==> quartz <==
==> flow/design.v <==
module div 
	#(
		parameter W=32,
					 CBIT=6		 
	 )
	(
		input wire clk, reset, str_trg,
		input wire [W-1:0] dvsr, dvnd,
		output reg ready, done_trg,
		output wire [W-1:0] quo,rmd
	);
	localparam [1:0]
		idle = 2'b00,
		op = 2'b01,
		last = 2'b10,
		done = 2'b11;
	reg [1:0] state_reg, state_next;
	reg [W-1:0] rh_reg, rh_next, rl_reg, rl_next, rh_tmp, d_reg, d_next;
	reg [CBIT-1:0] n_reg, n_next;
	reg q_bit, start;
	always @ (posedge clk, posedge reset)
		if (reset)
		begin
			state_reg<=idle;
			rh_reg<=0;
			rl_reg<=0;
			d_reg<=0;
			n_reg<=0;
		end
		else
		begin
			state_reg<=state_next;
			rh_reg<=rh_next;
			rl_reg<=rl_next;
			d_reg<=d_next;
			n_reg<=n_next;
		end
		always @*
		begin
			start = str_trg;
			state_next = state_reg;
			ready = 1'b0;
			done_trg = 1'b0;
			rh_next = rh_reg;
			rl_next = rl_reg;
			d_next = d_reg;
			n_next = n_reg;
			case (state_reg)
				idle:
				begin
					ready = 1'b1;
					if (start)
					begin
						rh_next = 0;
						rl_next = dvnd;   
						d_next = dvsr;    
						n_next = W+1;     
						state_next = op;
					end
				end
				op:
				begin
					rl_next  = {rl_reg[W-2:0], q_bit};
					rh_next = {rh_tmp[W-2:0], rl_reg[W-1]};
					n_next = n_reg-1;
					if (n_next==1)
						state_next = last;
				end
				last:  
				begin
					rl_next = {rl_reg[W-2:0], q_bit};
					rh_next = rh_tmp;
					state_next = done;
				end
				done:
				begin
					done_trg = 1'b1;
					state_next = idle;
				end
				default: state_next = idle;
			endcase
		end
		always @*
			if (rh_reg >= d_reg)
			begin
				rh_tmp = rh_reg - d_reg;
				q_bit=1'b1;
			end
			else
			begin
				rh_tmp = rh_reg;
				q_bit = 1'b0;
			end
		assign quo = rl_reg;
		assign rmd = rh_reg;
endmodule
module div_avalon
	#(
		parameter W     = 32,
				  CBIT  = 6		 
	 )
	(
		input wire clk, reset,
		input wire [2:0] div_address,
		input wire div_chipselect,
		input wire div_write,
		input wire [W-1:0] div_writedata,
		output wire [W-1:0] div_readdata,
		output wire div_irq,
		output wire div_rdy
	);
    localparam [2:0]
        SET_DIVIDEND  = 3'h0,
        SET_DIVISOR   = 3'h1,
        START         = 3'h2,
        GET_QUOTIENT  = 3'h3,
        GET_REMAINDER = 3'h4,
        GET_READY     = 3'h5,
        DONE_TRG      = 3'h6;
	wire div_start, div_ready, set_done_trg, clr_done_trg;
	reg [W-1:0] dvnd_reg, dvsr_reg;
	reg done_trg_reg;
	wire [W-1:0] quo, rmd;
	wire wr_en, wr_dvnd, wr_dvsr;
	div #(.W(32), .CBIT(6)) d1
		 ( .clk(clk), .reset(reset), .str_trg(div_start), .dvsr(dvsr_reg), .dvnd(dvnd_reg),   
		   .ready(div_ready), .done_trg(set_done_trg), .quo(quo), .rmd(rmd));         
	always @ (posedge clk, posedge reset)
	begin
		if (reset)
		begin
			dvnd_reg <= 0;
			dvsr_reg <= 0;
			done_trg_reg <= 0;
		end
		else
		begin
			if (wr_dvnd)
				dvnd_reg <= div_writedata;
			if (wr_dvsr)
				dvsr_reg <= div_writedata;
			if (set_done_trg)
				done_trg_reg <= 1'b1;
			else if (clr_done_trg)
				done_trg_reg <= 1'b0;
		end
	end
	assign wr_en = div_write & div_chipselect;
	assign wr_dvnd = (div_address == SET_DIVIDEND) & wr_en;
	assign wr_dvsr = (div_address == SET_DIVISOR) & wr_en;
	assign div_start = (div_address == START) & wr_en;
	assign clr_done_trg = (div_address == DONE_TRG) & wr_en;
	assign div_readdata = (div_address == GET_QUOTIENT) ? quo :
								 (div_address == GET_REMAINDER) ? rmd :
								 (div_address == GET_READY) ? {31'b0, div_ready} : {31'b0, done_trg_reg};
	assign div_rdy = div_ready;
	assign div_irq = done_trg_reg;
endmodule
==> flow/run.sh <==
#!/bin/bash
# the make line also repeats each setting of config.mk as NAME=value (left out here)
make -C /OpenROAD-flow-scripts/flow DESIGN_CONFIG=/design/flow/config.mk WORK_HOME=/design/flow/orfs CLKGATE_MAP_FILE= finish
==> flow/config.mk <==
export PLATFORM = sky130hd
export DESIGN_NAME = div_avalon
export DESIGN_NICKNAME = div_avalon
export VERILOG_FILES = /design/flow/design.v
export SDC_FILE = /design/flow/constraint.sdc
export NUM_CORES = 4
export LEC_CHECK = 0
export ABC_AREA = 1
export CAP_MARGIN = 20
export CELL_PAD_IN_SITES_GLOBAL_PLACEMENT = 1
export CORE_MARGIN = 2
export CORE_UTILIZATION = 45
export CTS_CLUSTER_DIAMETER = 381
export SETUP_SLACK_MARGIN = 0.69
export SLEW_MARGIN = 20
==> flow/constraint.sdc <==
create_clock -name core_clock -period 2.65 [get_ports {clk}]
set_input_delay 0.5300 -clock core_clock [delete_from_list [all_inputs] [get_ports {clk}]]
set_output_delay 0.5300 -clock core_clock [all_outputs]
set_load 0.01 [all_outputs]
==> ember (differences from quartz) <==
Settings changed: ABC_AREA 1 to not set, CELL_PAD_IN_SITES_GLOBAL_PLACEMENT 1 to not set, CORE_UTILIZATION 45 to 40, CTS_CLUSTER_DIAMETER 381 to 388, CTS_CLUSTER_SIZE set to 100, SETUP_SLACK_MARGIN 0.69 to not set, TNS_END_PERCENT set to 15.
==> flow/constraint.sdc (replaced) <==
create_clock -name core_clock -period 5.0 [get_ports {clk}]
set_input_delay 1.0000 -clock core_clock [delete_from_list [all_inputs] [get_ports {clk}]]
set_output_delay 1.0000 -clock core_clock [all_outputs]
set_load 0.01 [all_outputs]
==> lagoon (differences from quartz) <==
Settings changed: ABC_AREA 1 to not set, CELL_PAD_IN_SITES_GLOBAL_PLACEMENT 1 to not set, CORE_UTILIZATION 45 to 70, CTS_CLUSTER_DIAMETER 381 to not set, CTS_CLUSTER_SIZE set to 25, SETUP_SLACK_MARGIN 0.69 to 0.96.
==> flow/constraint.sdc (replaced) <==
create_clock -name core_clock -period 3.35 [get_ports {clk}]
set_input_delay 0.6700 -clock core_clock [delete_from_list [all_inputs] [get_ports {clk}]]
set_output_delay 0.6700 -clock core_clock [all_outputs]
set_load 0.01 [all_outputs]
==> willow (differences from quartz) <==
Settings changed: CELL_PAD_IN_SITES_GLOBAL_PLACEMENT 1 to not set, CORE_UTILIZATION 45 to 72, CTS_CLUSTER_DIAMETER 381 to not set, CTS_CLUSTER_SIZE set to 51, HOLD_SLACK_MARGIN set to 0.29, PLACE_DENSITY_LB_ADDON set to 0.15, SETUP_SLACK_MARGIN 0.69 to not set.
==> flow/constraint.sdc (replaced) <==
create_clock -name core_clock -period 3.2 [get_ports {clk}]
set_input_delay 0.6400 -clock core_clock [delete_from_list [all_inputs] [get_ports {clk}]]
set_output_delay 0.6400 -clock core_clock [all_outputs]
set_load 0.01 [all_outputs]
==> impl_metrics.prom <==
# HELP chip_impl_metric Metrics from one implementation run
# TYPE chip_impl_metric gauge
chip_impl_metric{name="gr-usage-met1",unit=""} 0.265
chip_impl_info{name="outcome",value="timing/DRC/antenna clean"} 1
chip_impl_metric{name="place_congestion",unit=""} 0.869
chip_impl_metric{name="grt_antenna_before_repair",unit=""} 0
chip_impl_metric{name="flop_area",unit="µm²"} 4280
Source of the figures above: ember

==> impl_metrics.prom <==
# HELP chip_impl_metric Metrics from one implementation run
# TYPE chip_impl_metric gauge
chip_impl_info{name="outcome",value="timing/DRC/antenna clean"} 1
chip_impl_metric{name="crit_path_max_fanout",unit=""} 17
chip_impl_metric{name="gr-usage-met1",unit=""} 0.565
chip_impl_metric{name="place_congestion",unit=""} 0.985
chip_impl_metric{name="flop_area",unit="µm²"} 4280
chip_impl_metric{name="grt_antenna_before_repair",unit=""} 0
Source of the figures above: willow

==> impl_metrics.prom <==
# HELP chip_impl_metric Metrics from one implementation run
# TYPE chip_impl_metric gauge
chip_impl_info{name="stop_stage",value="5_1_grt"} 1
chip_impl_info{name="outcome",value="did not finish"} 1
chip_impl_metric{name="dpl.hpwl",unit="mm"} 17.2
chip_impl_metric{name="post-synth-top-area-fraction",unit=""} 0.450
chip_impl_info{name="clock-root-buffer",value="clkbuf_16"} 1
chip_impl_info{name="firstError",value="[ERROR GRT-0232] Routing congestion too high. Check the congestion heatmap in the GUI."} 1
chip_impl_metric{name="place_congestion",unit=""} 0.967
Source of the figures above: lagoon

==> impl_metrics.prom <==
# HELP chip_impl_metric Metrics from one implementation run
# TYPE chip_impl_metric gauge
chip_impl_info{name="outcome",value="timing/DRC/antenna clean"} 1
chip_impl_metric{name="grt_antenna_before_repair",unit=""} 0
chip_impl_info{name="critical-path-top-delay-family",value="simple AND/OR/NAND/NOR gates"} 1
chip_impl_metric{name="place_congestion",unit=""} 0.894
chip_impl_metric{name="gr-usage-met1",unit=""} 0.435
chip_impl_metric{name="flop_area",unit="µm²"} 4280
Source of the figures above: quartz

